### run.sh
#!/bin/bash
# the make line also repeats each setting of config.mk as NAME=value (left out here)
make -C /OpenROAD-flow-scripts/flow DESIGN_CONFIG=/design/flow/config.mk WORK_HOME=/design/flow/orfs CLKGATE_MAP_FILE= finish
### config.mk
export PLATFORM = sky130hd
export DESIGN_NAME = MBF
export DESIGN_NICKNAME = MBF
export VERILOG_FILES = /design/flow/design.v
export SDC_FILE = /design/flow/constraint.sdc
export NUM_CORES = 4
export LEC_CHECK = 0
export CAP_MARGIN = 20
export CORE_MARGIN = 2
export CORE_UTILIZATION = 25
export SLEW_MARGIN = 20
### constraint.sdc
create_clock -name core_clock -period 8.5 [get_ports {CLK}]
set_input_delay 1.7000 -clock core_clock [delete_from_list [all_inputs] [get_ports {CLK}]]
set_output_delay 1.7000 -clock core_clock [all_outputs]
set_load 0.01 [all_outputs]
### design.v
`timescale 1ns/10ps
module MBF(CLK, RESET, IN_VALID, IN_DATA, X_DATA, Y_DATA, OUT_VALID);
input   CLK;
input   RESET;
input   IN_VALID;
input       [12:0]  IN_DATA;
output  reg [12:0]  X_DATA;
output  reg [12:0]  Y_DATA;
output  reg         OUT_VALID;
reg [5:0] data_cnt;
reg [12:0] s[0:10];
reg [12:0] in_data;
reg [33:0] y_h[0:11];
reg [33:0] y_l[0:11];
wire [17:0] H0, H1, H2, H3, H4, H5, H6, H7, H8, H9, H10, H11;
wire [17:0] L0, L1, L2, L3, L4, L5, L6, L7, L8, L9, L10, L11;
assign H0 = 18'd110592;
assign H1 = 18'd77824;
assign H2 = 18'd20480;
assign H3 = 18'd36864;
assign H4 = 18'd86016;
assign H5 = 18'd69632;
assign H6 = 18'd65536;
assign H7 = 18'd77824;
assign H8 = 18'd45056;
assign H9 = 18'd49152;
assign H10 = 18'd65536;
assign H11 = 18'd126976;
assign L0 = 18'd57344;
assign L1 = 18'd16384;
assign L2 = 18'd12288;
assign L3 = 18'd4096;
assign L4 = 18'd65536;
assign L5 = 18'd57344;
assign L6 = 18'd114688;
assign L7 = 18'd65536;
assign L8 = 18'd126976;
assign L9 = 18'd114688;
assign L10 = 18'd126976;
assign L11 = 18'd69632;
always@(posedge RESET or posedge CLK)
begin
    if (RESET) begin
        in_data <= 13'b0;
        s[0] <= 13'b0;
		s[1] <= 13'b0;
		s[2] <= 13'b0;
		s[3] <= 13'b0;
		s[4] <= 13'b0;
		s[5] <= 13'b0;	
		s[6] <= 13'b0;
		s[7] <= 13'b0;
		s[8] <= 13'b0;
		s[9] <= 13'b0;
		s[10] <= 13'b0;
 		y_h[0] <= 34'b0;
		y_h[1] <= 34'b0;
		y_h[2] <= 34'b0;
		y_h[3] <= 34'b0;
		y_h[4] <= 34'b0;
		y_h[5] <= 34'b0;	
		y_h[6] <= 34'b0;
		y_h[7] <= 34'b0;
		y_h[8] <= 34'b0;
		y_h[9] <= 34'b0;
		y_h[10] <= 34'b0;
		y_h[11] <= 34'b0;
		y_l[0] <= 34'b0;
		y_l[1] <= 34'b0;
		y_l[2] <= 34'b0;
		y_l[3] <= 34'b0;
		y_l[4] <= 34'b0;
		y_l[5] <= 34'b0;	
		y_l[6] <= 34'b0;
		y_l[7] <= 34'b0;
		y_l[8] <= 34'b0;
		y_l[9] <= 34'b0;
		y_l[10] <= 34'b0;
		y_l[11] <= 34'b0;
    end else begin
        in_data <= (IN_VALID) ? IN_DATA : 13'b0;
		s[0] <= in_data;
		s[1] <= s[0];
		s[2] <= s[1];
		s[3] <= s[2];
		s[4] <= s[3];
		s[5] <= s[4];
		s[6] <= s[5];
		s[7] <= s[6];
		s[8] <= s[7];
		s[9] <= s[8];
		s[10] <= s[9];
		y_h[0] <= H0 * in_data;
		y_h[1] <= H1 * s[0];
        y_h[2] <= H2 * s[1];
        y_h[3] <= H3 * s[2];
        y_h[4] <= H4 * s[3];
        y_h[5] <= H5 * s[4];
        y_h[6] <= H6 * s[5];
        y_h[7] <= H7 * s[6];
        y_h[8] <= H8 * s[7];
        y_h[9] <= H9 * s[8];
        y_h[10] <= H10 * s[9];
        y_h[11] <= H11 * s[10];
		y_l[0] <= L0 * in_data;
		y_l[1] <= L1 * s[0];
        y_l[2] <= L2 * s[1];
        y_l[3] <= L3 * s[2];
        y_l[4] <= L4 * s[3];
        y_l[5] <= L5 * s[4];
        y_l[6] <= L6 * s[5];
        y_l[7] <= L7 * s[6];
        y_l[8] <= L8 * s[7];
        y_l[9] <= L9 * s[8];
        y_l[10] <= L10 * s[9];
        y_l[11] <= L11 * s[10];
    end
end
reg [12:0] fk_x;
reg [12:0] fk_y;
always @ (posedge RESET or posedge CLK)
begin
	if (RESET) begin
		X_DATA <= 13'b0;
		Y_DATA <= 13'b0;
		fk_x <= 13'b0;
		fk_y <= 13'b0;
		OUT_VALID <= 1'b0;
	end else begin
		fk_y <= (((y_h[0] + y_h[1] + y_h[2] + y_h[3] + y_h[4] + y_h[5] + y_h[6] + y_h[7] + y_h[8] + y_h[9] + y_h[10] + y_h[11]) >> 20) & 14'd1) ? 
				(((y_h[0] + y_h[1] + y_h[2] + y_h[3] + y_h[4] + y_h[5] + y_h[6] + y_h[7] + y_h[8] + y_h[9] + y_h[10] + y_h[11]) >> 20) + 1'b1) >> 1 :
				((y_h[0] + y_h[1] + y_h[2] + y_h[3] + y_h[4] + y_h[5] + y_h[6] + y_h[7] + y_h[8] + y_h[9] + y_h[10] + y_h[11]) >> 21);
		fk_x <= (((y_l[0] + y_l[1] + y_l[2] + y_l[3] + y_l[4] + y_l[5] + y_l[6] + y_l[7] + y_l[8] + y_l[9] + y_l[10] + y_l[11]) >> 20) & 14'd1) ? 
				(((y_l[0] + y_l[1] + y_l[2] + y_l[3] + y_l[4] + y_l[5] + y_l[6] + y_l[7] + y_l[8] + y_l[9] + y_l[10] + y_l[11]) >> 20) + 1'b1) >> 1 :
				((y_l[0] + y_l[1] + y_l[2] + y_l[3] + y_l[4] + y_l[5] + y_l[6] + y_l[7] + y_l[8] + y_l[9] + y_l[10] + y_l[11]) >> 21);
		X_DATA <= fk_x;
		Y_DATA <= fk_y;
		OUT_VALID <= (fk_x) ? 1'b1 : 1'b0;
	end
end
endmodule
==> CHANGELOG.md, run 1 <==
### Implementation results

- RSZ-0062 raised after global routing: false
- First-pass GRT wire length: 137 mm
- Yosys stat area: 37,900 um2
- Area fraction in mux cells: 0.0297%
- WL/cell: 15.5 um
- Tool warning count: 61
- Placed cells: 5,341
- Dpl hpwl: between 60 and 70 mm
- Post-synth regs: 488
- CTS buffer count: 54
- Worst hold slack: roughly 0.35 ns
- Grt total ovfl: 0
- GR Util All Layers: between 10 and 15%
- Clock root cell: clkbuf_16
- Synth Cell Area: 37,900 um2
- Die Span Y: about 400 um
- CP arrival: 7.18 ns
- Init Core Util: 25.3%
- Synth logic family: adder cells
- PortBufs: about 42
- Commonest flop: dfrtp_1
- Seq share, synth: 32.2%
- Hold path depth: 0
- Max-cap violations: 0
- Syn Area/Cell: between 10 and 15 um2
- Max Root-Sink Buffers: 3
- RD Place Congestion: about 0.82
- Critical path fanouts, max: 6
- Clock Skew: about 0.030 ns
- R2R depth: 21
- Most frequent CP cell: fa_1
- Std cell rows: 142
- Hold Buf Count CTS: 0
- Simple share: 4.85%
- Unique cell types: ~75
- Worst setup SP type: flop
- Worst slew margin: 37.5%
- CP Class: reg -> reg
- Worst Hold Launch: fk_x[4]
- CTS tree: built
- Worst r2r dst: fk_y[11]
- Cells after synthesis: 3,281
- Pre-CTS setup slack: around 1.9 ns
- # DRC: 0
- Post-CTS Setup Bufs: 0
- Vias in the first global route: between 20,000 and 25,000
- Total die size: 155,000 um2
- Clock Pin Slew Worst Setup and Hold Paths: around 0.07 ns
- Initial antenna violation count: 0
- Clk ins delay skew pair: 0.64 ns
- Largest net degree at the start of global routing: 139
- Drt first pass iters: 7
- # H-tree levels: 2
- Reg2reg setup slack: around 1.8 ns
- Final hold vios: 0
- Critical Path Sink: fk_y[11]
- Buf/Inv on CP: 2
- Worst-margin pin slew: 0.926 ns
- CP endpoint kind: flop
- Most common cell in the netlist: inv_1
- Final worst slack: 1.84 ns
- Ys cells: 3,281
- F_max: approximately 150 MHz
- Yosys warns: 4
- Layout area overhead: 13.1%
- Cell Chain, Critical Path: fa_1 -> inv_1 -> fa_1 -> inv_1 -> fa_1 -> fa_1 -> fa_1 -> ha_1 -> o21a_1 -> nor2_1 -> nor2_4 -> a21oi_1 -> xnor2_1 -> ha_1 -> nand3_1 -> nand4b_1 -> nor4_2 -> nand3b_1 -> nor4b_2 -> a211oi_2 -> xnor2_1
- Post-Syn Nets: 4,276
- Core Region: roughly 150,000 um2
- EDFF count, synth: 0
- End of the worst hold path: X_DATA[4]
- FF-to-FF Start: s[6][2]
- Antenna violation net count after detailed routing: 0
- Largest area contributor in the netlist: dfrtp_1
- Share of the synthesized area in the top cell type: 32.2%
- Crit path depth: 21
- Setup_tns: 0 ns
- Min Tclk post-route: 6.66 ns
- Synth cell count leaders: inv_1 (794), fa_1 (515), dfrtp_1 (488), ha_1 (464), xnor2_1 (188)
- Worst EP required: 9.02 ns
- Crit path from: s[6][2]
- Slowest cell delay on critical path: 0.60 ns
- Setup Viol. Count Final: 0
- CTS-repair resized insts: 0
- Slew Limit Fails: 0
- Vias per inst: 3.99
- Top cells, area: dfrtp_1 (32%), fa_1 (27%), ha_1 (15%)
- I/O pin count: roughly 43
- Layout net count: 4,376
- XOR/XNOR Area Share: 5.68%
- Ys async rst share: 100%
- AND-OR/OR-AND Cells, Area Fraction: 6.78%
- Initial DRC Count: 1,050
- Total vias in the final route: 21,700
- # diodes: 0
- Die width: between 300 and 400 um
- Drt total wl: 84.3 mm
- Final Instance Count excl. Fillers: 5,442
- Crit path max-delay family: adder cells
- Clock sinks: 488
- Slowest cell on the critical path: fa_1
- Cycle use final: 78.3%
- Adder share: 42.5%
- Worst hold path type: reg -> reg
- Status: no timing/DRC/antenna violations
==> stage by stage <==
step	utilization (%)	area, um2
floorplan	-	37900
global placement	27.3	40900
detailed placement	27.3	40900
CTS	28.6	42900
global route	28.6	42900
finish	28.6	42900
==> metal layers <==
| layer | global-route usage, % | vias up | share of wire, % |
|---|---|---|---|
| met5 | 0 | - | 0 |
| met4 | 3.99 | 0 | 3.5 |
| met3 | 1.17 | 108 | 2.5 |
| met2 | 19.7 | 282 | 50 |
| met1 | 14.5 | 10900 | 44 |
| li1 | - | 10400 | - |
==> area by class of cell <==
| type | instances | area, um2 |
|---|---|---|
| clock buffers | 68 | 1510 |
| well taps | 2016 | 2520 |
| multi-input cells | 1994 | 22700 |
| fillers | 15300 | 107000 |
| clock inverters | 33 | 453 |
| repair buffers | 49 | 498 |
| inverters | 794 | 2980 |
| flip-flops and latches | 488 | 12200 |
==> inputs of run 2 (changes only) <==
Settings changed: CORE_UTILIZATION 25 to 72, CTS_CLUSTER_SIZE from default to 41, SETUP_SLACK_MARGIN from default to 0.88.
Clock period 8.5 ns to 6.45 ns, I/O delays scaled along.
==> run 2 against run 1 <==
Via count up 10%. Clock skew down 0.016 ns. Worst setup slack worse by 1.7 ns. Non-clock buffer count up 153. Routed wire length up 9.9%. Still clean on timing, DRC and antenna. Design area up 1.3%. Highest routed layer unchanged. Hold slack better by 0.0015 ns. Area after synthesis unchanged. Core utilization up 54 points. Final cell count down 22%.
==> CHANGELOG.md, run 2 <==
### Implementation results

- Slowest cell on the critical path: fa_1 (unchanged)
- Worst-margin pin slew: 1.05 ns (was 0.926 ns)
- AND-OR/OR-AND Cells, Area Fraction: 6.78% (unchanged)
- Most frequent CP cell: fa_1 (unchanged)
- Grt total ovfl: 0 (unchanged)
- Top cells, area: dfrtp_1 (32%), fa_1 (27%), ha_1 (15%) (unchanged)
- Tool warning count: 66 (was 61)
- Share of the synthesized area in the top cell type: 32.2% (unchanged)
- CTS tree: built (unchanged)
- Die width: 233 um (was 393 um)
- Drt first pass iters: 6 (was 7)
- Post-Syn Nets: 4,276 (unchanged)
- Commonest flop: dfrtp_1 (unchanged)
- Area fraction in mux cells: 0.0297% (unchanged)
- # diodes: 0 (unchanged)
- I/O pin count: 43 (unchanged)
- Crit path depth: 23 (was 21)
- PortBufs: 42 (unchanged)
- XOR/XNOR Area Share: 5.68% (unchanged)
- Vias in the first global route: 26,200 (was 23,600)
- Final hold vios: 0 (unchanged)
- Antenna violation net count after detailed routing: 0 (unchanged)
- Setup_tns: 0 ns (unchanged)
- Core Region: 52,300 um2 (was 150,000 um2)
- Synth cell count leaders: inv_1 (794), fa_1 (515), dfrtp_1 (488), ha_1 (464), xnor2_1 (188) (unchanged)
- Critical Path Sink: fk_y[11] (unchanged)
- Seq share, synth: 32.2% (unchanged)
- Post-synth regs: 488 (unchanged)
- Clk ins delay skew pair: 0.61 ns (was 0.64 ns)
- FF+latch area: 12,200 um2 (about the same)
- CP arrival: 6.82 ns (was 7.18 ns)
- GR Util All Layers: 35.5% (was 11.3%)
- R2R depth: 23 (was 21)
- Ys async rst share: 100% (unchanged)
- CTS buffer count: 54 (unchanged)
- Worst hold slack: 0.350 ns (was 0.348 ns)
- Initial antenna violation count: 0 (unchanged)
- Init Core Util: 72.4% (was 25.3%)
- Layout net count: 4,529 (was 4,376)
- Critical path fanouts, max: 3 (was 6)
- Worst slew margin: 29.3% (was 37.5%)
- Yosys stat area: 37,900 um2 (unchanged)
- Std cell rows: 84 (was 142)
- Utilization after layout: 83.0% (was 28.6%)
- Synth Cell Area: 37,900 um2 (unchanged)
- Hold path depth: 0 (unchanged)
- Die Span Y: 233 um (was 393 um)
- Min Tclk post-route: 6.33 ns (was 6.66 ns)
- Combinational gate area: 23,500 um2 (was 22,700 um2)
- CP endpoint kind: flop (unchanged)
- CP Class: reg -> reg (unchanged)
- Vias per inst: 5.61 (was 3.99)
- RD Place Congestion: 0.875 (was 0.821)
- Cell Chain, Critical Path: inv_1 -> fa_1 -> inv_1 -> fa_1 -> fa_2 -> fa_1 -> fa_1 -> ha_4 -> a2111o_1 -> a21oi_4 -> nor2_4 -> a21oi_2 -> xnor2_1 -> ha_2 -> nand3_2 -> nand4b_1 -> buf_6 -> nor4_4 -> nand3b_1 -> buf_4 -> o21ai_1 -> a211oi_2 -> xnor2_1 (was fa_1 -> inv_1 -> fa_1 -> inv_1 -> fa_1 -> fa_1 -> fa_1 -> ha_1 -> o21a_1 -> nor2_1 -> nor2_4 -> a21oi_1 -> xnor2_1 -> ha_1 -> nand3_1 -> nand4b_1 -> nor4_2 -> nand3b_1 -> nor4b_2 -> a211oi_2 -> xnor2_1)
- # H-tree levels: 2 (unchanged)
- RSZ-0062 raised after global routing: true (was false)
- Worst EP required: 6.94 ns (was 9.02 ns)
- Slowest cell delay on critical path: 0.61 ns (was 0.60 ns)
- Clock root cell: clkbuf_16 (unchanged)
- Reg2reg setup slack: 0.12 ns (was 1.84 ns)
- Largest area contributor in the netlist: dfrtp_1 (unchanged)
- FF-to-FF Start: y_h[4][16] (was s[6][2])
- Worst Hold Launch: fk_y[4] (was fk_x[4])
- Slew Limit Fails: 0 (unchanged)
- Ys cells: 3,281 (unchanged)
- Adder share: 42.5% (unchanged)
- Status: no timing/DRC/antenna violations (unchanged)
- Simple share: 4.85% (unchanged)
- Clock Pin Slew Worst Setup and Hold Paths: 0.07 ns (about the same)
- Drt total wl: 92.7 mm (was 84.3 mm)
- Largest net degree at the start of global routing: 173 (was 139)
- Total vias in the final route: 23,900 (was 21,700)
- Total die size: 54,500 um2 (was 155,000 um2)
- Max Root-Sink Buffers: 3 (unchanged)
- Crit path max-delay family: adder cells (unchanged)
- EDFF count, synth: 0 (unchanged)
- Clock Skew: 0.0145 ns (was 0.0301 ns)
- Cycle use final: 98.2% (was 78.3%)
- # DRC: 0 (unchanged)
- Buf/Inv on CP: 4 (was 2)
- Most common cell in the netlist: inv_1 (unchanged)
- Setup Viol. Count Final: 0 (unchanged)
- End of the worst hold path: Y_DATA[4] (was X_DATA[4])
- Worst setup SP type: flop (unchanged)
- Max-cap violations: 0 (unchanged)
- Initial DRC Count: 1,655 (was 1,050)
- Worst r2r dst: fk_y[11] (unchanged)
- Layout area overhead: 14.6% (was 13.1%)
- First-pass GRT wire length: 145 mm (was 137 mm)
- Syn Area/Cell: 11.6 um2 (unchanged)
- Unique cell types: 75 (unchanged)
- Worst hold path type: reg -> reg (unchanged)
- FILL cells: 2,898 (was 15,300)
- Crit path from: y_h[4][16] (was s[6][2])
- Synth logic family: adder cells (unchanged)
- WL/cell: 21.7 um (was 15.5 um)
- F_max: 158 MHz (was 150 MHz)
- Yosys warns: 4 (unchanged)
- Dpl hpwl: 69.8 mm (was 69.0 mm)
- Cells after synthesis: 3,281 (unchanged)
- Clock sinks: 488 (unchanged)
==> run 2: timing repair <==
item                                    4_1_cts  5_1_grt
pin swaps                                    89       77
endpoints found under the setup margin       13       23
buffers inserted                             58       30
resized                                     127       84
hold buffers                                  0        0
==> run 2: layout make-up <==
cell class	count	share of cell area, %
Timing Repair Buffer	202	4.09
Tap cell	688	1.98
Clock inverter	36	1.32
Inverter	794	6.87
Sequential cell	488	28.2
Clock buffer	65	3.49
Multi-Input combinational cell	1994	54.1
==> run 2: routing by layer <==
| layer | global-route usage [%] | wire [um] | up-vias |
|---|---|---|---|
| li1 | - | - | 10700 |
| met5 | 0 | 0 | - |
| met2 | 58.1 | 45500 | 653 |
| met3 | 4.19 | 4050 | 213 |
| met4 | 12.2 | 3970 | 0 |
| met1 | 50.1 | 39200 | 12300 |
==> run 2: per-stage QoR <==
step | instance area (um2) | setup slack, ns | instances
2_1_floorplan | 37900 | -1.46 | 3281
3_3_place_gp | 39800 | 0.159 | 4078
3_5_place_dp | 39800 | -0.0743 | 4078
4_1_cts | 42800 | 0.353 | 4237
5_1_grt | 43400 | 0.00460 | 4267
6_report | 43400 | 0.116 | 4267
==> inputs of run 3 (changes only) <==
Settings changed: ABC_AREA from default to 1, CELL_PAD_IN_SITES_DETAIL_PLACEMENT from default to 2, CELL_PAD_IN_SITES_GLOBAL_PLACEMENT from default to 1, CORE_ASPECT_RATIO from default to 1.85, CORE_MARGIN 2 to 4, CORE_UTILIZATION 72 to 54, CTS_CLUSTER_SIZE 41 to default, GPL_ROUTABILITY_DRIVEN from default to 1, HOLD_SLACK_MARGIN from default to 0.11, MAX_ROUTING_LAYER from default to met4, MIN_ROUTING_LAYER from default to met2, SETUP_SLACK_MARGIN 0.88 to 1.68.
Clock period 6.45 ns to 7.53 ns, I/O delays scaled along.
==> run 3 against run 2 <==
The flow now stops in clock tree synthesis. Area after synthesis grew 3.3%. Die size grew 41%. Synthesized cell count grew 14%.
==> CHANGELOG.md, run 3 <==
### Metrics

- Pre-CTS setup slack: 1.07 ns (was -0.0743 ns)
- Yosys warns: 4 (unchanged)
- RD Place Congestion: 1.19 (was 0.875)
- EDFF count, synth: 0 (unchanged)
- Total die size: 77,100 um2 (was 54,500 um2)
- Simple share: 7.58% (was 4.85%)
- Die Span Y: 374 um (was 233 um)
- Ys async rst share: 100% (unchanged)
- Die width: 206 um (was 233 um)
- Synth logic family: adder cells (unchanged)
- Area fraction in mux cells: 0% (was 0.0297%)
- Ys cells: 3,734 (was 3,281)
- Unique cell types: 43 (was 75)
- Synth cell count leaders: inv_1 (896), fa_1 (515), dfrtp_1 (488), ha_1 (464), nand2_1 (423) (was inv_1 (794), fa_1 (515), dfrtp_1 (488), ha_1 (464), xnor2_1 (188))
- Last stage reached: clock tree synthesis
- Commonest flop: dfrtp_1 (unchanged)
- Synth Cell Area: 39,200 um2 (was 37,900 um2)
- Err: [ERROR DPL-0033] detailed placement checks failed during check placement.
- PortBufs: 42 (unchanged)
- Init Core Util: 54.3% (was 72.4%)
- Core Region: 72,100 um2 (was 52,300 um2)
- Syn Area/Cell: 10.5 um2 (was 11.6 um2)
- Yosys stat area: 39,200 um2 (was 37,900 um2)
- Largest area contributor in the netlist: dfrtp_1 (unchanged)
- Most common cell in the netlist: inv_1 (unchanged)
- XOR/XNOR Area Share: 5.16% (was 5.68%)
- Adder share: 41.2% (was 42.5%)
- Std cell rows: 134 (was 84)
- Seq share, synth: 31.2% (was 32.2%)
- Dpl hpwl: 161 mm (was 69.8 mm)
- I/O pin count: 43 (unchanged)
- Post-synth regs: 488 (unchanged)
- Status: aborted with a tool error (was no timing/DRC/antenna violations)
- Post-Syn Nets: 4,729 (was 4,276)
- Share of the synthesized area in the top cell type: 31.2% (was 32.2%)
- Cells after synthesis: 3,734 (was 3,281)
- AND-OR/OR-AND Cells, Area Fraction: 6.29% (was 6.78%)
- Top cells, area: dfrtp_1 (31%), fa_1 (26%), ha_1 (15%) (was dfrtp_1 (32%), fa_1 (27%), ha_1 (15%))
run 3: stage by stage:
step	area (um2)	TNS (ns)	util, %	instances
2_1_floorplan	39200	-289.20	-	3734
3_3_place_gp	40900	0	56.7	4739
3_5_place_dp	40900	0	56.7	4739
==> inputs of run 4 (changes only) <==
Settings changed: CELL_PAD_IN_SITES_DETAIL_PLACEMENT 2 to default, CELL_PAD_IN_SITES_GLOBAL_PLACEMENT 1 to default, CORE_ASPECT_RATIO 1.85 to 0.53, CORE_MARGIN 4 to 2, CORE_UTILIZATION 54 to 58, CTS_CLUSTER_DIAMETER from default to 224, GPL_ROUTABILITY_DRIVEN 1 to default, HOLD_SLACK_MARGIN 0.11 to default, MAX_ROUTING_LAYER met4 to default, MIN_ROUTING_LAYER met2 to default, SETUP_SLACK_MARGIN 1.68 to -0.16, TNS_END_PERCENT from default to 35.
Clock period 7.53 ns to 3.99 ns, I/O delays scaled along.
==> run 4 against run 3 <==
Die size down 9.6%. Area after synthesis unchanged. Now fails the layout checks on setup timing. Synthesized cell count unchanged.
==> CHANGELOG.md, run 4 <==
### Implementation results

- Status: finished with violations (was aborted with a tool error)
- Failing Checks: setup timing
- CTS tree: built
- Critical Path Sink: fk_x[11]
- Area fraction in mux cells: 0% (unchanged)
- Worst hold path type: reg -> reg
- Worst hold slack: 0.347 ns
- Most common cell in the netlist: inv_1 (unchanged)
- Synth cell count leaders: inv_1 (896), fa_1 (515), dfrtp_1 (488), ha_1 (464), nand2_1 (423) (unchanged)
- Vias in the first global route: ~28,000
- Slew Limit Fails: 0
- CP endpoint kind: flop
- # H-tree levels: 2
- RD Place Congestion: 0.980 (was 1.19)
- Syn Area/Cell: 10.5 um2 (unchanged)
- Core Region: 66,900 um2 (was 72,100 um2)
- Clock Skew: 0.0248 ns
- Crit path from: y_l[8][22]
- Worst EP required: about 4.5 ns
- WL/cell: 22.4 um
- Reg2reg setup slack: -1.02 ns
- F_max: 199 MHz
- Crit path depth: 21
- Clk ins delay skew pair: 0.64 ns
- Commonest flop: dfrtp_1 (unchanged)
- Drt first pass iters: 6
- Share of the synthesized area in the top cell type: 31.2% (unchanged)
- Cells after synthesis: 3,734 (unchanged)
- RSZ-0062 raised after global routing: true
- Worst setup SP type: flop
- Unique cell types: 43 (unchanged)
- Layout net count: 5,142
- PortBufs: 42 (unchanged)
- Worst Hold Launch: fk_y[5]
- Initial antenna violation count: 4
- Worst-margin pin slew: 0.996 ns
- Slowest cell delay on critical path: 0.57 ns
- Antenna violation net count after detailed routing: 0
- Simple share: 7.58% (unchanged)
- I/O pin count: 43 (unchanged)
- FF+latch area: ~12,000 um2
- Buf/Inv on CP: 5
- Total die size: 69,700 um2 (was 77,100 um2)
- Slowest cell on the critical path: fa_2
- Top cells, area: dfrtp_1 (31%), fa_1 (26%), ha_1 (15%) (unchanged)
- GR Util All Layers: 33.9%
- Post-synth regs: 488 (unchanged)
- EDFF count, synth: 0 (unchanged)
- CP Class: reg -> reg
- Clock Pin Slew Worst Setup and Hold Paths: about 0.070 ns
- R2R depth: 21
- Die width: 361 um (was 206 um)
- Synth logic family: adder cells (unchanged)
- Ys cells: 3,734 (unchanged)
- Cell Chain, Critical Path: fa_1 -> inv_2 -> fa_1 -> inv_2 -> fa_1 -> fa_1 -> inv_2 -> fa_2 -> inv_2 -> ha_4 -> a21oi_4 -> o21ai_2 -> a21oi_2 -> nand2_2 -> nand2_2 -> nand2_4 -> buf_4 -> nor2_4 -> nand3_2 -> o21bai_1 -> nand2_1
- Synth Cell Area: 39,200 um2 (unchanged)
- Met3 Use GR: 13.1%
- FF-to-FF Start: y_l[8][22]
- Init Core Util: 58.5% (was 54.3%)
- Yosys stat area: 39,200 um2 (unchanged)
- # DRC: 0
- Layout area overhead: 18.4%
- Placement-stage cell area: 42,900 um2 (was 40,900 um2)
- Largest net degree at the start of global routing: 104
- Cycle use final: 126%
- Clock root cell: clkbuf_16
- Worst r2r dst: fk_x[11]
- AND-OR/OR-AND Cells, Area Fraction: 6.29% (unchanged)
- Finished Cell Area: 46,400 um2
- Max-cap violations: 0
- Grt total ovfl: 0
- CTS buffer count: 49
- XOR/XNOR Area Share: 5.16% (unchanged)
- Utilization after layout: between 60 and 70%
- Hold path depth: 0
- Grt met1 use: 55.0%
- Final worst slack: -1.02 ns
- Max Root-Sink Buffers: 3
- Drt total wl: ~110 mm
- End of the worst hold path: Y_DATA[5]
- Pre-CTS setup slack: -1.47 ns (was 1.07 ns)
- Yosys warns: 4 (unchanged)
- FILL cells: 4,997
- Initial DRC Count: 2,399
- Crit path max-delay family: adder cells
- Combinational gate area: 25,000 um2
- Die Span Y: 193 um (was 374 um)
- Critical path fanouts, max: 4
- First-pass GRT wire length: 173 mm
- Vias per inst: 5.41
- Total vias in the final route: 27,500
- Largest area contributor in the netlist: dfrtp_1 (unchanged)
- CP arrival: 5.54 ns
- Post-Syn Nets: 4,729 (unchanged)
- Met2 Use GR: between 40% and 50%
- Adder share: 41.2% (unchanged)
- Std cell rows: 69 (was 134)
- Worst slew margin: 33.2%
- Tool warning count: 64
- Dpl hpwl: 95.0 mm (was 161 mm)
- Final hold vios: 0
- Ys async rst share: 100% (unchanged)
- Setup Viol. Count Final: 35
- Min Tclk post-route: around 5.0 ns
- Gr busiest metal: met1
- Clock sinks: slightly below 500
- Setup_tns: -23.82 ns
- Seq share, synth: 31.2% (unchanged)
run 4: area by class of cell:
cell class	count	area share [%]
Antenna cell	2	0.0108
Clock buffer	64	2.94
Clock inverter	26	0.707
Inverter	897	7.27
Multi-Input combinational cell	2348	53.8
Sequential cell	488	26.3
Tap cell	887	2.39
Timing Repair Buffer	363	6.49
run 4: metal layers:
layer / routed length [um] / part of all wire, %
met3: 13700 / 12
met2: 41900 / 37
met5: 0 / 0
met1: 56500 / 50
met4: 1670 / 1.5
run 4: stage by stage:
step	cells
after floorplan	3734
after global routing	5073
after detailed placement	4946
after global placement	4946
final	5075
after CTS	5064
run 4: timing repair:
item                                    CTS  global route
hold buffers                              0             0
endpoints found under the setup margin   32            42
pin swaps                               199           109
buffers inserted                         29            10
cloned                                    0             0
gates resized                           257           123
==> inputs of run 5 (changes only) <==
Settings changed: ABC_AREA 1 to default, CORE_ASPECT_RATIO 0.53 to default, CORE_UTILIZATION 58 to 70, CTS_CLUSTER_DIAMETER 224 to default, SETUP_SLACK_MARGIN -0.16 to default, TNS_END_PERCENT 35 to default.
Clock period 3.99 ns to 5.72 ns, I/O delays scaled along.
==> run 5 against run 4 <==
Still fails the layout checks on setup timing. Die size shrank 20%. Sequential share of layout area grew 2.0 points. Register-to-register slack gained 0.62 ns. Critical path depth grew 1. Via count shrank 14%.
==> CHANGELOG.md, run 5 <==
### Implementation results

- Clk ins delay skew pair: 0.62 ns (was 0.64 ns)
- # H-tree levels: 2 (unchanged)
- Syn Area/Cell: 11.6 um2 (was 10.5 um2)
- CP arrival: 6.63 ns (was 5.54 ns)
- Adder share: 42.5% (was 41.2%)
- Post-synth regs: 488 (unchanged)
- CTS tree: built (unchanged)
- Max Root-Sink Buffers: 3 (unchanged)
- Total vias in the final route: 23,600 (was 27,500)
- F_max: 163 MHz (was 199 MHz)
- Reg2reg setup slack: -0.40 ns (was -1.02 ns)
- Post-Syn Nets: 4,276 (was 4,729)
- Initial antenna violation count: 1 (was 4)
- Max-cap violations: 0 (unchanged)
- Final worst slack: -0.405 ns (was -1.02 ns)
- Vias per inst: 5.48 (was 5.41)
- Worst hold path type: reg -> reg (unchanged)
- Area fraction in mux cells: 0.0297% (was 0%)
- Ys async rst share: 100% (unchanged)
- Utilization after layout: 80.3% (was 69.3%)
- Synth Cell Area: 37,900 um2 (was 39,200 um2)
- Cycle use final: 107% (was 126%)
- Slew Limit Fails: 0 (unchanged)
- Die width: 237 um (was 361 um)
- Crit path from: y_h[2][17] (was y_l[8][22])
- Synth logic family: adder cells (unchanged)
- Init Core Util: 70.6% (was 58.5%)
- Hold Buf Count CTS: 0 (unchanged)
- Worst-margin pin slew: 0.997 ns (was 0.996 ns)
- Largest area contributor in the netlist: dfrtp_1 (unchanged)
- Yosys stat area: 37,900 um2 (was 39,200 um2)
- Worst Hold Launch: fk_y[7] (was fk_y[5])
- Die Span Y: 237 um (was 193 um)
- R2R depth: 22 (was 21)
- EDFF count, synth: 0 (unchanged)
- Worst r2r dst: fk_y[11] (was fk_x[11])
- Antenna violation net count after detailed routing: 0 (unchanged)
- Status: finished with violations (unchanged)
- Clock root cell: clkbuf_16 (unchanged)
- GR Util All Layers: 34.5% (was 33.9%)
- I/O pin count: 43 (unchanged)
- Seq share, synth: 32.2% (was 31.2%)
- Failing Checks: setup timing (unchanged)
- RSZ-0062 raised after global routing: true (unchanged)
- Worst slew margin: 32.7% (was 33.2%)
- CP Class: reg -> reg (unchanged)
- Vias in the first global route: 26,800 (was 27,900)
- CP endpoint kind: flop (unchanged)
- PortBufs: 42 (unchanged)
- XOR/XNOR Area Share: 5.68% (was 5.16%)
- Top cells, area: dfrtp_1 (32%), fa_1 (27%), ha_1 (15%) (was dfrtp_1 (31%), fa_1 (26%), ha_1 (15%))
- Setup Viol. Count Final: 8 (was 35)
- WL/cell: 20.7 um (was 22.4 um)
- Worst EP required: 6.22 ns (was 4.51 ns)
- Layout net count: 4,562 (was 5,142)
- Crit path max-delay family: adder cells (unchanged)
- Cells after synthesis: 3,281 (was 3,734)
- RD Place Congestion: 0.925 (was 0.980)
- Total die size: 56,000 um2 (was 69,700 um2)
- Drt first pass iters: 6 (unchanged)
- Largest net degree at the start of global routing: 132 (was 104)
- Setup_tns: -1.72 ns (was -23.82 ns)
- Clock Pin Slew Worst Setup and Hold Paths: 0.07 ns (about the same)
- Slowest cell on the critical path: fa_1 (was fa_2)
- Worst setup SP type: flop (unchanged)
- Critical Path Sink: fk_y[11] (was fk_x[11])
- CTS buffer count: 53 (was 49)
- Share of the synthesized area in the top cell type: 32.2% (was 31.2%)
- Placed cells: 4,197 (was 4,946)
- First-pass GRT wire length: 147 mm (was 173 mm)
- Simple share: 4.85% (was 7.58%)
- End of the worst hold path: Y_DATA[7] (was Y_DATA[5])
- FF+latch area: 12,200 um2 (about the same)
- Drt total wl: 89.2 mm (was 114 mm)
- Grt total ovfl: 0 (unchanged)
- Combinational gate area: 23,200 um2 (was 25,000 um2)
- Tool warning count: 68 (was 64)
- Slowest cell delay on critical path: 0.57 ns (about the same)
- Commonest flop: dfrtp_1 (unchanged)
- Final Instance Count excl. Fillers: 4,307 (was 5,075)
- Most common cell in the netlist: inv_1 (unchanged)
- Final hold vios: 0 (unchanged)
- Cell Chain, Critical Path: inv_2 -> fa_1 -> inv_2 -> fa_1 -> fa_1 -> fa_1 -> fa_1 -> ha_1 -> a2111o_1 -> a21oi_4 -> nor2_4 -> a21oi_2 -> xnor2_1 -> ha_2 -> nand3_2 -> nand4b_1 -> buf_6 -> nor4_4 -> nand3b_1 -> nor4b_2 -> a211oi_2 -> xnor2_1 (was fa_1 -> inv_2 -> fa_1 -> inv_2 -> fa_1 -> fa_1 -> inv_2 -> fa_2 -> inv_2 -> ha_4 -> a21oi_4 -> o21ai_2 -> a21oi_2 -> nand2_2 -> nand2_2 -> nand2_4 -> buf_4 -> nor2_4 -> nand3_2 -> o21bai_1 -> nand2_1)
- # diodes: 0 (was 2)
- Dpl hpwl: 70.8 mm (was 95.0 mm)
- Initial DRC Count: 1,405 (was 2,399)
- AND-OR/OR-AND Cells, Area Fraction: 6.78% (was 6.29%)
- Buf/Inv on CP: 3 (was 5)
- Clock Skew: 0.0212 ns (was 0.0248 ns)
- Ys cells: 3,281 (was 3,734)
- Synth cell count leaders: inv_1 (794), fa_1 (515), dfrtp_1 (488), ha_1 (464), xnor2_1 (188) (was inv_1 (896), fa_1 (515), dfrtp_1 (488), ha_1 (464), nand2_1 (423))
- Hold path depth: 0 (unchanged)
- Crit path depth: 22 (was 21)
- Pre-CTS setup slack: -0.504 ns (was -1.47 ns)
- Core Region: 53,700 um2 (was 66,900 um2)
- Std cell rows: 85 (was 69)
- Layout area overhead: 13.8% (was 18.4%)
- Clock sinks: 488 (unchanged)
- # DRC: 0 (unchanged)
- Critical path fanouts, max: 3 (was 4)
- Unique cell types: 75 (was 43)
- Yosys warns: 4 (unchanged)
- Min Tclk post-route: 6.12 ns (was 5.01 ns)
- FILL cells: 3,264 (was 4,997)
- FF-to-FF Start: y_h[2][17] (was y_l[8][22])
- Most frequent CP cell: fa_1
-- run 5: routing by layer --
layer	track usage [%]	part of all wire, %
met1	48.7	43
met2	55.6	48
met3	4.01	3.8
met4	14.2	4.8
met5	0	0.012
-- run 5: final cells by class --
type                       count  area share [%]
clock buffer                  68            3.49
clock inverter                31            1.02
inverter                     794            6.92
multi-input combinational   1994            53.8
sequential                   488            28.3
tap                          696            2.02
timing repair buffer         236            4.50
-- run 5: through the flow --
stage	hold WS [ns]	instance area, um2
after floorplan	0.331	37900
after global placement	0.333	40600
after detailed placement	0.336	40600
after CTS	0.348	42900
after global routing	0.357	43100
final	0.342	43100
-- run 5: timing repair --
| action | CTS | global route |
|---|---|---|
| buffers inserted | 9 | 5 |
| pin swaps | 53 | 48 |
| endpoints found under the hold margin | 0 | 0 |
| endpoints found under the setup margin | 13 | 17 |
| gates resized | 55 | 47 |
==> inputs of run 6 (changes only) <==
Settings changed: ABC_AREA from default to 1, CELL_PAD_IN_SITES_DETAIL_PLACEMENT from default to 0, CORE_ASPECT_RATIO from default to 0.87, CORE_UTILIZATION 70 to 72, CTS_CLUSTER_SIZE from default to 72, PLACE_DENSITY from default to 0.41, SETUP_SLACK_MARGIN from default to 1.19, SLEW_MARGIN 20 to 40.
Clock period 5.72 ns to 5.16 ns, I/O delays scaled along.
==> run 6 against run 5 <==
The layout still fails its checks (setup timing). Worst setup slack better by 0.40 ns. Die size up 0.39%.
==> CHANGELOG.md, run 6 <==
### Implementation results

- Post-Syn Nets: 4,729 (was 4,276)
- EDFF count, synth: 0 (unchanged)
- R2R depth: 17 (was 22)
- Most common cell in the netlist: inv_1 (unchanged)
- Die Span Y: 222 um (was 237 um)
- Drt total wl: 111 mm (was 89.2 mm)
- Buf/Inv on CP: 2 (was 3)
- Reg2reg setup slack: -0.009 ns (was -0.40 ns)
- Clock Pin Slew Worst Setup and Hold Paths: 0.06 ns (was 0.07 ns)
- XOR/XNOR Area Share: 5.16% (was 5.68%)
- Std cell rows: 79 (was 85)
- First-pass GRT wire length: 168 mm (was 147 mm)
- Status: finished with violations (unchanged)
- # H-tree levels: 2 (unchanged)
- Layout area overhead: 16.6% (was 13.8%)
- Critical path fanouts, max: 7 (was 3)
- Synth logic family: adder cells (unchanged)
- Antenna violation net count after detailed routing: 0 (unchanged)
- Min Tclk post-route: 5.17 ns (was 6.12 ns)
- Yosys warns: 4 (unchanged)
- CP Class: reg -> reg (unchanged)
- Tool warning count: 68 (unchanged)
- Setup Viol. Count Final: 1 (was 8)
- Vias in the first global route: 29,900 (was 26,800)
- Slew Limit Fails: 0 (unchanged)
- Syn Area/Cell: 10.5 um2 (was 11.6 um2)
- Adder share: 41.2% (was 42.5%)
- Worst setup SP type: flop (unchanged)
- Worst slew margin: 44.8% (was 32.7%)
- PortBufs: 42 (unchanged)
- FF+latch area: 12,200 um2 (about the same)
- CP arrival: 5.68 ns (was 6.63 ns)
- GR Util All Layers: 40.0% (was 34.5%)
- Crit path depth: 17 (was 22)
- AND-OR/OR-AND Cells, Area Fraction: 6.29% (was 6.78%)
- Worst Hold Launch: fk_y[2] (was fk_y[7])
- Synth Cell Area: 39,200 um2 (was 37,900 um2)
- Top cells, area: dfrtp_1 (31%), fa_1 (26%), ha_1 (15%) (was dfrtp_1 (32%), fa_1 (27%), ha_1 (15%))
- Slowest cell on the critical path: fa_2 (was fa_1)
- Share of the synthesized area in the top cell type: 31.2% (was 32.2%)
- Vias per inst: 5.87 (was 5.48)
- Largest net degree at the start of global routing: 121 (was 132)
- Clock Skew: 0.0137 ns (was 0.0212 ns)
- FILL cells: 2,806 (was 3,264)
- Initial antenna violation count: 4 (was 1)
- I/O pin count: 43 (unchanged)
- Seq share, synth: 31.2% (was 32.2%)
- Cells after synthesis: 3,734 (was 3,281)
- Synth cell count leaders: inv_1 (896), fa_1 (515), dfrtp_1 (488), ha_1 (464), nand2_1 (423) (was inv_1 (794), fa_1 (515), dfrtp_1 (488), ha_1 (464), xnor2_1 (188))
- End of the worst hold path: Y_DATA[2] (was Y_DATA[7])
- Largest area contributor in the netlist: dfrtp_1 (unchanged)
- Worst EP required: 5.67 ns (was 6.22 ns)
- F_max: 193 MHz (was 163 MHz)
- Ys cells: 3,734 (was 3,281)
- Drt first pass iters: 8 (was 6)
- Init Core Util: 73.1% (was 70.6%)
- Cycle use final: 100% (was 107%)
- Unique cell types: 43 (was 75)
- Yosys stat area: 39,200 um2 (was 37,900 um2)
- # DRC: 0 (unchanged)
- Ys async rst share: 100% (unchanged)
- Worst-margin pin slew: 0.819 ns (was 0.997 ns)
- Post-synth regs: 488 (unchanged)
- RD Place Congestion: 1.04 (was 0.925)
- Area fraction in mux cells: 0% (was 0.0297%)
- Commonest flop: dfrtp_1 (unchanged)
- Initial DRC Count: 2,743 (was 1,405)
- Clock root cell: clkbuf_16 (unchanged)
- Crit path max-delay family: adder cells (unchanged)
- CP endpoint kind: flop (unchanged)
- FF-to-FF Start: y_l[4][28] (was y_h[2][17])
- Simple share: 7.58% (was 4.85%)
- Grt total ovfl: 0 (unchanged)
- Die width: 254 um (was 237 um)
- Combinational gate area: 25,100 um2 (was 23,200 um2)
- Final hold vios: 0 (unchanged)
- Crit path from: y_l[4][28] (was y_h[2][17])
- Total vias in the final route: 28,200 (was 23,600)
- Core Region: 53,600 um2 (was 53,700 um2)
- RSZ-0062 raised after global routing: true (unchanged)
- Failing Checks: setup timing (unchanged)
- Hold path depth: 0 (unchanged)
- Clk ins delay skew pair: 0.64 ns (was 0.62 ns)
- CTS tree: built (unchanged)
- Cell Chain, Critical Path: fa_1 -> fa_1 -> fa_1 -> inv_1 -> fa_1 -> fa_2 -> inv_1 -> ha_4 -> nand2_1 -> nor2_2 -> nand3_1 -> nand3_1 -> nand2_1 -> nor2_2 -> nand3_2 -> o21bai_1 -> nand2_1 (was inv_2 -> fa_1 -> inv_2 -> fa_1 -> fa_1 -> fa_1 -> fa_1 -> ha_1 -> a2111o_1 -> a21oi_4 -> nor2_4 -> a21oi_2 -> xnor2_1 -> ha_2 -> nand3_2 -> nand4b_1 -> buf_6 -> nor4_4 -> nand3b_1 -> nor4b_2 -> a211oi_2 -> xnor2_1)
- Worst r2r dst: fk_x[11] (was fk_y[11])
- Max-cap violations: 0 (unchanged)
- Final worst slack: -0.00854 ns (was -0.405 ns)
- Layout net count: 5,027 (was 4,562)
- Critical Path Sink: fk_x[11] (was fk_y[11])
- Dpl hpwl: 84.5 mm (was 70.8 mm)
- Finished Cell Area: 45,600 um2 (was 43,100 um2)
- WL/cell: 23.1 um (was 20.7 um)
- Max Root-Sink Buffers: 3 (unchanged)
- Clock sinks: 488 (unchanged)
- CTS buffer count: 54 (was 53)
- Hold Buf Count CTS: 0 (unchanged)
- Slowest cell delay on critical path: 0.63 ns (was 0.57 ns)
- Worst hold path type: reg -> reg (unchanged)
- Placement-stage cell area: 41,500 um2 (was 40,600 um2)
- Most frequent CP cell: fa_1 (unchanged)
- Total die size: 56,300 um2 (was 56,000 um2)
==> run 6: metrics by stage <==
stage	setup TNS, ns	hold slack (ns)	utilization (%)	cells	setup slack [ns]
after global placement	0	0.333	77.5	4602	0.0415
final	-0.00854	0.347	85.2	4804	-0.00854
after floorplan	-1214.45	0.331	-	3734	-2.49
after global routing	-0.151	0.356	85.2	4803	-0.0721
after detailed placement	-0.242	0.335	77.5	4602	-0.0924
after CTS	0	0.349	83.2	4746	0.178
==> run 6: layer usage <==
metal | vias up | global-route usage [%] | share of wire, %
li1 | 12200 | - | -
met1 | 14000 | 56.6 | 39
met2 | 1567 | 59.1 | 45
met3 | 420 | 10.6 | 11
met4 | 4 | 17.7 | 5.7
met5 | - | 0 | 0.023
==> run 6: final cells by class <==
type                            instances  area share, %
Sequential cell                       488           26.8
Multi-Input combinational cell       2348           55.0
Antenna cell                            1        0.00548
Timing Repair Buffer                  243           4.49
Clock inverter                         28          0.940
Tap cell                              729           2.00
Clock buffer                           70           3.36
Inverter                              897           7.39
==> run 6: repair_timing <==
action,CTS,global route
pin swaps,149,163
endpoints found under the setup margin,44,42
setup buffers,46,57
resized,198,191
==> inputs of run 7 (changes only) <==
Settings changed: CELL_PAD_IN_SITES_DETAIL_PLACEMENT 0 to 2, CELL_PAD_IN_SITES_GLOBAL_PLACEMENT from default to 1, CORE_ASPECT_RATIO 0.87 to 1.85, CORE_MARGIN 2 to 4, CORE_UTILIZATION 72 to 54, CTS_CLUSTER_SIZE 72 to default, GPL_ROUTABILITY_DRIVEN from default to 0, HOLD_SLACK_MARGIN from default to 0.11, MAX_ROUTING_LAYER from default to met4, MIN_ROUTING_LAYER from default to met1, PLACE_DENSITY 0.41 to default, SETUP_SLACK_MARGIN 1.19 to 1.68, SLEW_MARGIN 40 to 20.
Clock period 5.16 ns to 7.53 ns, I/O delays scaled along.
==> run 7 against run 6 <==
Die size is 37% higher. Area after synthesis is the same. Synthesized cell count unchanged. The run now fails in clock tree synthesis.
==> CHANGELOG.md, run 7 <==
### Metrics

- Synth Cell Area: 39,200 um2 (unchanged)
- Commonest flop: dfrtp_1 (unchanged)
- Init Core Util: 54.3% (was 73.1%)
- Area fraction in mux cells: 0% (unchanged)
- Share of the synthesized area in the top cell type: 31.2% (unchanged)
- Die Span Y: 374 um (was 222 um)
- Cells after synthesis: 3,734 (unchanged)
- Ys cells: 3,734 (unchanged)
- Core Region: 72,100 um2 (was 53,600 um2)
- Total die size: 77,100 um2 (was 56,300 um2)
- Status: aborted with a tool error (was finished with violations)
- Die width: 206 um (was 254 um)
- I/O pin count: 43 (unchanged)
- AND-OR/OR-AND Cells, Area Fraction: 6.29% (unchanged)
- PortBufs: 42 (unchanged)
- Top cells, area: dfrtp_1 (31%), fa_1 (26%), ha_1 (15%) (unchanged)
- Syn Area/Cell: 10.5 um2 (unchanged)
- EDFF count, synth: 0 (unchanged)
- Most common cell in the netlist: inv_1 (unchanged)
- XOR/XNOR Area Share: 5.16% (unchanged)
- Synth logic family: adder cells (unchanged)
- Dpl hpwl: 133 mm (was 84.5 mm)
- Synth cell count leaders: inv_1 (896), fa_1 (515), dfrtp_1 (488), ha_1 (464), nand2_1 (423) (unchanged)
- Adder share: 41.2% (unchanged)
- Seq share, synth: 31.2% (unchanged)
- Unique cell types: 43 (unchanged)
- Post-synth regs: 488 (unchanged)
- Ys async rst share: 100% (unchanged)
- Post-Syn Nets: 4,729 (unchanged)
- Largest area contributor in the netlist: dfrtp_1 (unchanged)
- Last stage reached: clock tree synthesis
- Simple share: 7.58% (unchanged)
- Err: [ERROR DPL-0033] detailed placement checks failed during check placement.
- Std cell rows: 134 (was 79)
- Yosys warns: 4 (unchanged)
- Yosys stat area: 39,200 um2 (unchanged)
run 7: per-stage QoR:
stage                     hold WS, ns  instance area [um2]  std cells  worst slack (ns)  utilization [%]
after global placement          0.339                40900       4738              1.81             56.7
after floorplan                 0.331                39200       3734            -0.593                -
after detailed placement        0.347                40900       4738              1.36             56.7
==> inputs of run 8 (changes only) <==
Settings changed: CELL_PAD_IN_SITES_DETAIL_PLACEMENT 2 to default, CELL_PAD_IN_SITES_GLOBAL_PLACEMENT 1 to default, CORE_ASPECT_RATIO 1.85 to default, CORE_MARGIN 4 to 2, CORE_UTILIZATION 54 to 72, GPL_ROUTABILITY_DRIVEN 0 to default, HOLD_SLACK_MARGIN 0.11 to default, MAX_ROUTING_LAYER met4 to default, MIN_ROUTING_LAYER met1 to default, SETUP_SLACK_MARGIN 1.68 to 0.62.
Clock period 7.53 ns to 5.68 ns, I/O delays scaled along.
==> run 8 against run 7 <==
The run now finishes clean. Area after synthesis stayed put. Synthesized cell count stayed put. Die size decreased by 27%.
==> CHANGELOG.md, run 8 <==
### Implementation results

- Antenna violation net count after detailed routing: 0
- Vias in the first global route: slightly below 30,000
- CP endpoint kind: flop
- # H-tree levels: 2
- Vias per inst: 5.89
- RSZ-0062 raised after global routing: true
- Top cells, area: dfrtp_1 (31%), fa_1 (26%), ha_1 (15%) (unchanged)
- Synth Cell Area: 39,200 um2 (unchanged)
- Worst EP required: 6.21 ns
- Hold Buf Count CTS: 0
- XOR/XNOR Area Share: 5.16% (unchanged)
- Grt total ovfl: 0
- Clock sinks: 488
- Max-cap violations: 0
- First-pass GRT wire length: 168 mm
- Worst Hold Launch: fk_y[6]
- Clock root cell: clkbuf_16
- Slew Limit Fails: 0
- Total die size: 56,300 um2 (was 77,100 um2)
- Utilization after layout: between 80% and 90%
- Die Span Y: 237 um (was 374 um)
- Simple share: 7.58% (unchanged)
- Seq share, synth: 31.2% (unchanged)
- Die width: 237 um (was 206 um)
- Clock Pin Slew Worst Setup and Hold Paths: 0.06 ns
- Final Instance Count excl. Fillers: 4,701
- Total vias in the final route: 27,700
- Tool warning count: 71
- Worst setup SP type: flop
- Cycle use final: 88.7%
- EDFF count, synth: 0 (unchanged)
- PortBufs: 42 (unchanged)
- Yosys warns: 4 (unchanged)
- F_max: 198 MHz
- Worst hold path type: reg -> reg
- Synth cell count leaders: inv_1 (896), fa_1 (515), dfrtp_1 (488), ha_1 (464), nand2_1 (423) (unchanged)
- Worst r2r dst: fk_y[9]
- Cells after synthesis: 3,734 (unchanged)
- CTS buffer count: 52
- Buf/Inv on CP: 4
- Ys cells: 3,734 (unchanged)
- Unique cell types: 43 (unchanged)
- Drt total wl: between 100 and 150 mm
- Critical Path Sink: fk_y[9]
- Clk ins delay skew pair: ~0.64 ns
- Placed cells: 4,534 (was 4,738)
- Commonest flop: dfrtp_1 (unchanged)
- # DRC: 0
- CP Class: reg -> reg
- Min Tclk post-route: 5.04 ns
- Area fraction in mux cells: 0% (unchanged)
- Syn Area/Cell: 10.5 um2 (unchanged)
- Worst slew margin: about two fifths
- Most frequent CP cell: fa_1
- RD Place Congestion: 1.00
- Share of the synthesized area in the top cell type: 31.2% (unchanged)
- I/O pin count: 43 (unchanged)
- Ys async rst share: 100% (unchanged)
- WL/cell: ~23 um
- Post-synth regs: 488 (unchanged)
- Largest net degree at the start of global routing: 135
- R2R depth: 22
- Initial antenna violation count: 4
- Post-Syn Nets: 4,729 (unchanged)
- Status: no timing/DRC/antenna violations (was aborted with a tool error)
- Layout net count: 4,956
- Yosys stat area: 39,200 um2 (unchanged)
- Critical path fanouts, max: 4
- Crit path depth: 22
- GR Util All Layers: 39.8%
- CTS tree: built
- Most common cell in the netlist: inv_1 (unchanged)
- Clock Skew: 0.0194 ns
- Synth logic family: adder cells (unchanged)
- Setup Viol. Count Final: 0
- FF-to-FF Start: s[6][2]
- Core Region: 53,800 um2 (was 72,100 um2)
- Layout area overhead: 13.9%
- Largest area contributor in the netlist: dfrtp_1 (unchanged)
- Cell Chain, Critical Path: fa_1 -> inv_1 -> fa_1 -> inv_2 -> fa_1 -> fa_1 -> fa_1 -> ha_4 -> nand2_4 -> nor2_2 -> nand2_1 -> nand3b_1 -> nand2_2 -> inv_2 -> ha_4 -> nand3_4 -> nor2_4 -> nand3_4 -> nor2_4 -> nand4_1 -> nand2_1 -> inv_1
- Worst-margin pin slew: a little under 0.9 ns
- Crit path max-delay family: adder cells
- Drt first pass iters: 6
- Init Core Util: 72.8% (was 54.3%)
- CP arrival: 5.56 ns
- Reg2reg setup slack: 0.64 ns
- Hold path depth: 0
- Slowest cell delay on critical path: approximately 0.59 ns
- Max Root-Sink Buffers: 3
- Dpl hpwl: 83.5 mm (was 133 mm)
- Slowest cell on the critical path: fa_1
- Crit path from: s[6][2]
- Final hold vios: 0
- End of the worst hold path: Y_DATA[6]
- Std cell rows: 85 (was 134)
- Initial DRC Count: 2,428
- Adder share: 41.2% (unchanged)
- AND-OR/OR-AND Cells, Area Fraction: 6.29% (unchanged)
[run 8: per-layer routing]
layer / GRT usage [%] / routed length, um
met2: 62.0 / 49600
met4: 21.1 / 7250
met3: 9.46 / 9150
met1: 52.7 / 41200
met5: 0 / 33
[run 8: layout make-up]
class | instances | area [um2]
well taps | 696 | 871
flip-flops and latches | 488 | 12200
inverters | 897 | 3370
fillers | 3033 | 9220
diodes | 1 | 2.50
repair buffers | 174 | 1450
multi-input cells | 2348 | 24700
clock buffers | 65 | 1450
clock inverters | 32 | 523
[run 8: per-stage QoR]
stage          setup slack [ns]  hold WS, ns  cell area, um2   TNS, ns
2_1_floorplan             -2.07        0.331           39200  -1011.44
3_3_place_gp              0.315        0.339           41000         0
3_5_place_dp              0.243        0.339           41000         0
4_1_cts                   0.609        0.354           43500         0
5_1_grt                   0.457        0.355           44600         0
6_report                  0.641        0.352           44600         0
[run 8: what timing repair did]
action / in CTS / in global routing
pin swaps: 43 / 176
hold endpoints to repair: 0 / 0
resized: 117 / 202
gates cloned: 0 / 0
endpoints found under the setup margin: 20 / 19
buffers inserted: 22 / 47
==> inputs of run 9 (changes only) <==
Settings changed: CTS_CLUSTER_SIZE from default to 71, PLACE_DENSITY_LB_ADDON from default to 0.02, SETUP_SLACK_MARGIN 0.62 to 0.97.
Clock period 5.68 ns to 3.89 ns, I/O delays scaled along.
==> run 9 against run 8 <==
The layout now fails its checks (setup timing). Worst setup slack worse by 2.1 ns. Maximum frequency shrank 6.3%. Critical path type unchanged. Routed wire length grew 26%. Final cell count up 5.3%. Global-route usage is 3.6 points higher. Critical endpoint unchanged. Largest cell class unchanged. Sequential share of layout area fell by 2.3 points.
==> CHANGELOG.md, run 9 <==
### Implementation results

- RSZ-0062 raised after global routing: true (unchanged)
- Slew Limit Fails: 0 (unchanged)
- XOR/XNOR Area Share: 5.16% (unchanged)
- Simple share: 7.58% (unchanged)
- Crit path max-delay family: adder cells (unchanged)
- Clock Pin Slew Worst Setup and Hold Paths: 0.06 ns (about the same)
- Worst setup SP type: flop (unchanged)
- Share of the synthesized area in the top cell type: 31.2% (unchanged)
- Commonest flop: dfrtp_1 (unchanged)
- Pre-CTS setup slack: -1.29 ns (was 0.243 ns)
- Utilization after layout: 90.2% (was 82.9%)
- Top cells, area: dfrtp_1 (31%), fa_1 (26%), ha_1 (15%) (unchanged)
- Setup_tns: -33.37 ns (was 0 ns)
- EDFF count, synth: 0 (unchanged)
- FILL cells: 2,106 (was 3,033)
- Ys cells: 3,734 (unchanged)
- Die width: 237 um (unchanged)
- Final hold vios: 0 (unchanged)
- Clock sinks: 488 (unchanged)
- Most common cell in the netlist: inv_1 (unchanged)
- Hold Buf Count CTS: 0 (unchanged)
- FF-to-FF Start: y_h[8][19] (was s[6][2])
- R2R depth: 23 (was 22)
- Critical Path Sink: fk_y[9] (unchanged)
- # DRC: 0 (unchanged)
- Buf/Inv on CP: 5 (was 4)
- Seq share, synth: 31.2% (unchanged)
- Worst Hold Launch: fk_y[0] (was fk_y[6])
- CTS tree: built (unchanged)
- Drt first pass iters: 9 (was 6)
- Final worst slack: -1.49 ns (was 0.641 ns)
- AND-OR/OR-AND Cells, Area Fraction: 6.29% (unchanged)
- Worst hold path type: reg -> reg (unchanged)
- Ys async rst share: 100% (unchanged)
- Area fraction in mux cells: 0% (unchanged)
- Vias per inst: 6.39 (was 5.89)
- Init Core Util: 72.8% (unchanged)
- Slowest cell delay on critical path: 0.84 ns (was 0.59 ns)
- Core Region: 53,800 um2 (unchanged)
- CP endpoint kind: flop (unchanged)
- PortBufs: 42 (unchanged)
- End of the worst hold path: Y_DATA[0] (was Y_DATA[6])
- Cells after synthesis: 3,734 (unchanged)
- Final Instance Count excl. Fillers: 4,952 (was 4,701)
- Layout net count: 5,200 (was 4,956)
- Worst r2r dst: fk_y[9] (unchanged)
- Placement-stage cell area: 42,700 um2 (was 41,000 um2)
- CTS buffer count: 54 (was 52)
- Yosys stat area: 39,200 um2 (unchanged)
- Worst slew margin: 41.7% (was 41.2%)
- Die Span Y: 237 um (unchanged)
- GR Util All Layers: 43.4% (was 39.8%)
- I/O pin count: 43 (unchanged)
- Min Tclk post-route: 5.38 ns (was 5.04 ns)
- Failing Checks: setup timing
- Clock Skew: 0.0325 ns (was 0.0194 ns)
- Dpl hpwl: 86.7 mm (was 83.5 mm)
- Reg2reg setup slack: -1.49 ns (was 0.64 ns)
- Total vias in the final route: 31,600 (was 27,700)
- Worst EP required: 4.41 ns (was 6.21 ns)
- Initial antenna violation count: 14 (was 4)
- Status: finished with violations (was no timing/DRC/antenna violations)
- Post-Syn Nets: 4,729 (unchanged)
- Crit path from: y_h[8][19] (was s[6][2])
- Unique cell types: 43 (unchanged)
- First-pass GRT wire length: 182 mm (was 168 mm)
- Post-synth regs: 488 (unchanged)
- Layout area overhead: 24.0% (was 13.9%)
- Cell Chain, Critical Path: fa_1 -> inv_2 -> fa_1 -> inv_2 -> fa_2 -> fa_1 -> fa_1 -> ha_4 -> a21oi_2 -> nand2_2 -> inv_2 -> nand2_2 -> nand2_2 -> nand2_2 -> inv_2 -> ha_4 -> nand3_4 -> nor2_4 -> nand3_4 -> nor2_4 -> nand4_1 -> nand2_1 -> inv_1 (was fa_1 -> inv_1 -> fa_1 -> inv_2 -> fa_1 -> fa_1 -> fa_1 -> ha_4 -> nand2_4 -> nor2_2 -> nand2_1 -> nand3b_1 -> nand2_2 -> inv_2 -> ha_4 -> nand3_4 -> nor2_4 -> nand3_4 -> nor2_4 -> nand4_1 -> nand2_1 -> inv_1)
- Syn Area/Cell: 10.5 um2 (unchanged)
- F_max: 186 MHz (was 198 MHz)
- Finished Cell Area: 48,600 um2 (was 44,600 um2)
- Synth Cell Area: 39,200 um2 (unchanged)
- Std cell rows: 85 (unchanged)
- Max-cap violations: 0 (unchanged)
- Drt total wl: 136 mm (was 107 mm)
- Tool warning count: 60 (was 71)
- Yosys warns: 4 (unchanged)
- RD Place Congestion: 1.02 (was 1.00)
- Slowest cell on the critical path: fa_1 (unchanged)
- Antenna violation net count after detailed routing: 0 (unchanged)
- Max Root-Sink Buffers: 3 (unchanged)
- Worst hold slack: 0.350 ns (was 0.352 ns)
- Cycle use final: 138% (was 88.7%)
- Largest net degree at the start of global routing: 91 (was 135)
- Hold path depth: 0 (unchanged)
- Critical path fanouts, max: 4 (unchanged)
- Placed cells: 4,728 (was 4,534)
- Synth logic family: adder cells (unchanged)
- # H-tree levels: 2 (unchanged)
- Initial DRC Count: 3,588 (was 2,428)
- CP Class: reg -> reg (unchanged)
- Synth cell count leaders: inv_1 (896), fa_1 (515), dfrtp_1 (488), ha_1 (464), nand2_1 (423) (unchanged)
- WL/cell: 27.4 um (was 22.8 um)
- Clock root cell: clkbuf_16 (unchanged)
- Clk ins delay skew pair: 0.65 ns (was 0.64 ns)
- Largest area contributor in the netlist: dfrtp_1 (unchanged)
- Adder share: 41.2% (unchanged)
- Vias in the first global route: 32,100 (was 29,800)
- CP arrival: 5.90 ns (was 5.56 ns)
- Crit path depth: 23 (was 22)
- Worst-margin pin slew: 0.872 ns (was 0.880 ns)
- Total die size: 56,300 um2 (unchanged)
- Setup Viol. Count Final: 36 (was 0)
- Grt total ovfl: 0 (unchanged)
==> run 9: metal layers <==
layer  GRT usage (%)  vias to the layer above  wire, um
met4            26.7                       18     13500
met5               0                        -       124
met2            67.9                     2452     60300
met1            55.7                    15600     45300
met3            10.3                     1002     16400
li1                -                    12600         -
==> run 9: what timing repair did <==
item	in CTS	in global routing
gates resized	409	313
endpoints found under the setup margin	125	145
pin swaps	223	205
buffers inserted	52	65
==> run 9: area by class of cell <==
| cell class | instances | area (um2) | share of cell area [%] |
|---|---|---|---|
| diodes | 5 | 12.5 | 0.0258 |
| clock buffers | 74 | 1570 | 3.23 |
| inverters | 897 | 3370 | 6.94 |
| flip-flops and latches | 488 | 12200 | 25.2 |
| clock inverters | 28 | 457 | 0.940 |
| well taps | 696 | 871 | 1.79 |
| repair buffers | 416 | 3580 | 7.37 |
| multi-input cells | 2348 | 26500 | 54.5 |
